== run A ==
## b8Xb8_s16
module b8Xb8_s16( 
  input clk,
  input rst_n, 
  input [7:0] in1_0  ,
  input [7:0] in1_1  ,
  input [7:0] in1_2  ,
  input [7:0] in1_3  ,
  input [7:0] in1_4  ,
  input [7:0] in1_5  ,
  input [7:0] in1_6  ,
  input [7:0] in1_7  ,
  input [7:0] in1_8  ,
  input [7:0] in1_9  ,
  input [7:0] in1_10 ,
  input [7:0] in1_11 ,
  input [7:0] in1_12 ,
  input [7:0] in1_13 ,
  input [7:0] in1_14 ,
  input [7:0] in1_15 ,
  input [7:0] in2_0  ,
  input [7:0] in2_1  ,
  input [7:0] in2_2  ,
  input [7:0] in2_3  ,
  input [7:0] in2_4  ,
  input [7:0] in2_5  ,
  input [7:0] in2_6  ,
  input [7:0] in2_7  ,
  input [7:0] in2_8  ,
  input [7:0] in2_9  ,
  input [7:0] in2_10 ,
  input [7:0] in2_11 ,
  input [7:0] in2_12 ,
  input [7:0] in2_13 ,
  input [7:0] in2_14 ,
  input [7:0] in2_15 ,
  output [11:0] out
  );
Size: about 0.045 mm^2 of cells after synthesis.
clock: 4.84 ns
lec_check: 0
cap_margin: 20
core_margin: 2
core_utilization: 65
max_routing_layer: met4
slew_margin: 20
run.sh (not shown) runs the stock make flow with config.mk's settings and CLKGATE_MAP_FILE=.
Every stage of run A finished as expected; the final checks, on the other hand, flagged setup timing, which means the layout fails.
### run A -> run B
diff --git a/flow/config.mk b/flow/config.mk
--- a/flow/config.mk
+++ b/flow/config.mk
@@ -8,5 +8,4 @@
 export CAP_MARGIN = 20
 export CORE_MARGIN = 2
-export CORE_UTILIZATION = 65
-export MAX_ROUTING_LAYER = met4
+export CORE_UTILIZATION = 40
 export SLEW_MARGIN = 20
==> flow/constraint.sdc <==
create_clock -name core_clock -period 5.74 [get_ports {clk}]
set_input_delay 1.1480 -clock core_clock [delete_from_list [all_inputs] [get_ports {clk}]]
set_output_delay 1.1480 -clock core_clock [all_outputs]
set_load 0.01 [all_outputs]
## What came out
Status | run B and run A | clean except run A. Run A: all stages done; final checks FAILED (setup timing). Run B against run A: endpoint arrival time on the critical path -20 ps; utilization has decreased; clock skew picked up an extra 10 ps. Run B against run A: sum of negative setup slack saw an increase, worst hold margin saw an increase, cell area after placement saw a decrease, total via count in the routed design saw a decrease.
The following lists how run C was set up differently from run B:
diff --git a/flow/config.mk b/flow/config.mk
--- a/flow/config.mk
+++ b/flow/config.mk
@@ -8,4 +8,5 @@
 export CAP_MARGIN = 20
 export CORE_MARGIN = 2
-export CORE_UTILIZATION = 40
+export CORE_UTILIZATION = 66
+export MAX_ROUTING_LAYER = met4
 export SLEW_MARGIN = 20
==> flow/constraint.sdc <==
create_clock -name core_clock -period 4.84 [get_ports {clk}]
set_input_delay 0.9680 -clock core_clock [delete_from_list [all_inputs] [get_ports {clk}]]
set_output_delay 0.9680 -clock core_clock [all_outputs]
set_load 0.01 [all_outputs]
Results
Run comparison: run B startpoint of the worst setup timing path prod_6[10]$_DFF_PN0_; run C startpoint of the worst setup timing path prod_1[3]$_DFF_PN0_. Run B → run C: combinational cell area excluding buffers and inverters moved up, global-route wire length before repair has increased. Every stage of run C finished as expected; the final checks, on the other hand, flagged setup timing, which means the layout fails. Run C against run B: insertion delay of the later-clocked pin in the worst-skew pair rose 20 ps; overall routing resource usage now larger; final worst-path setup slack shrank by 760 ps; layout-stage area growth over the synthesis result went up by 7.3 points. Compared to run B, run C has estimated wirelength of the detail-placed design 1.0% lower. Summary of run C over run B: maximum frequency increased by about 2.6% relative to the old numbers; peak fanout along the critical path decreased by 2 relative to the old numbers.
## Diff of input files: run D against run C
diff --git a/flow/config.mk b/flow/config.mk
--- a/flow/config.mk
+++ b/flow/config.mk
@@ -9,4 +9,4 @@
 export CORE_MARGIN = 2
 export CORE_UTILIZATION = 66
-export MAX_ROUTING_LAYER = met4
+export SETUP_SLACK_MARGIN = 1.34
 export SLEW_MARGIN = 20
==> flow/constraint.sdc <==
create_clock -name core_clock -period 5.28 [get_ports {clk}]
set_input_delay 1.0560 -clock core_clock [delete_from_list [all_inputs] [get_ports {clk}]]
set_output_delay 1.0560 -clock core_clock [all_outputs]
set_load 0.01 [all_outputs]
Results
- Run D: flow complete, layout not clean; failing: setup timing
- Complete run, failing final checks: run C, reason setup timing.
- Clock period minus worst slack in run D vs run C: up 150 ps
- Cmp run D and run C / sequential share of layout area / higher: run C
- For run C, the end point of the critical path was psum[19]$_DFF_PN0_, unlike run D, where it was psum[11]$_DFF_PN0_.
- prod_3[5]$_DFF_PN0_ as the beginning of the critical path was reported by run D, and prod_1[3]$_DFF_PN0_ by run C.
[inputs] run E vs run D
diff --git a/flow/config.mk b/flow/config.mk
--- a/flow/config.mk
+++ b/flow/config.mk
@@ -8,5 +8,4 @@
 export CAP_MARGIN = 20
 export CORE_MARGIN = 2
-export CORE_UTILIZATION = 66
-export SETUP_SLACK_MARGIN = 1.34
+export CORE_UTILIZATION = 17
 export SLEW_MARGIN = 20
==> flow/constraint.sdc <==
create_clock -name core_clock -period 5.74 [get_ports {clk}]
set_input_delay 1.1480 -clock core_clock [delete_from_list [all_inputs] [get_ports {clk}]]
set_output_delay 1.1480 -clock core_clock [all_outputs]
set_load 0.01 [all_outputs]
[summary]
Run E did not stop at any stage, and its layout met the timing, design-rule and antenna checks.
Async set-reset flop share out of synthesis: run D vs run E, no meaningful difference
Diff run D -> run E | final design utilization | decrease of 64 points
Between run D and run E, the flow reports maximum clock frequency decreasing by a few percent.
Between run D and run E, the final period demand of the worst path is higher for run E.
Compared with run D, in run E signed area change from the synthesized netlist to the final layout decreased 5.4 points; clock latency of the later-clocked register in the worst-skew pair shows an increase of 50 ps.
Diff run D -> run E: clock-buffer cell count has increased, global-route usage has decreased, final setup slack of the worst path has increased, sequential share of cell area has increased.
Final period utilization is higher on run D
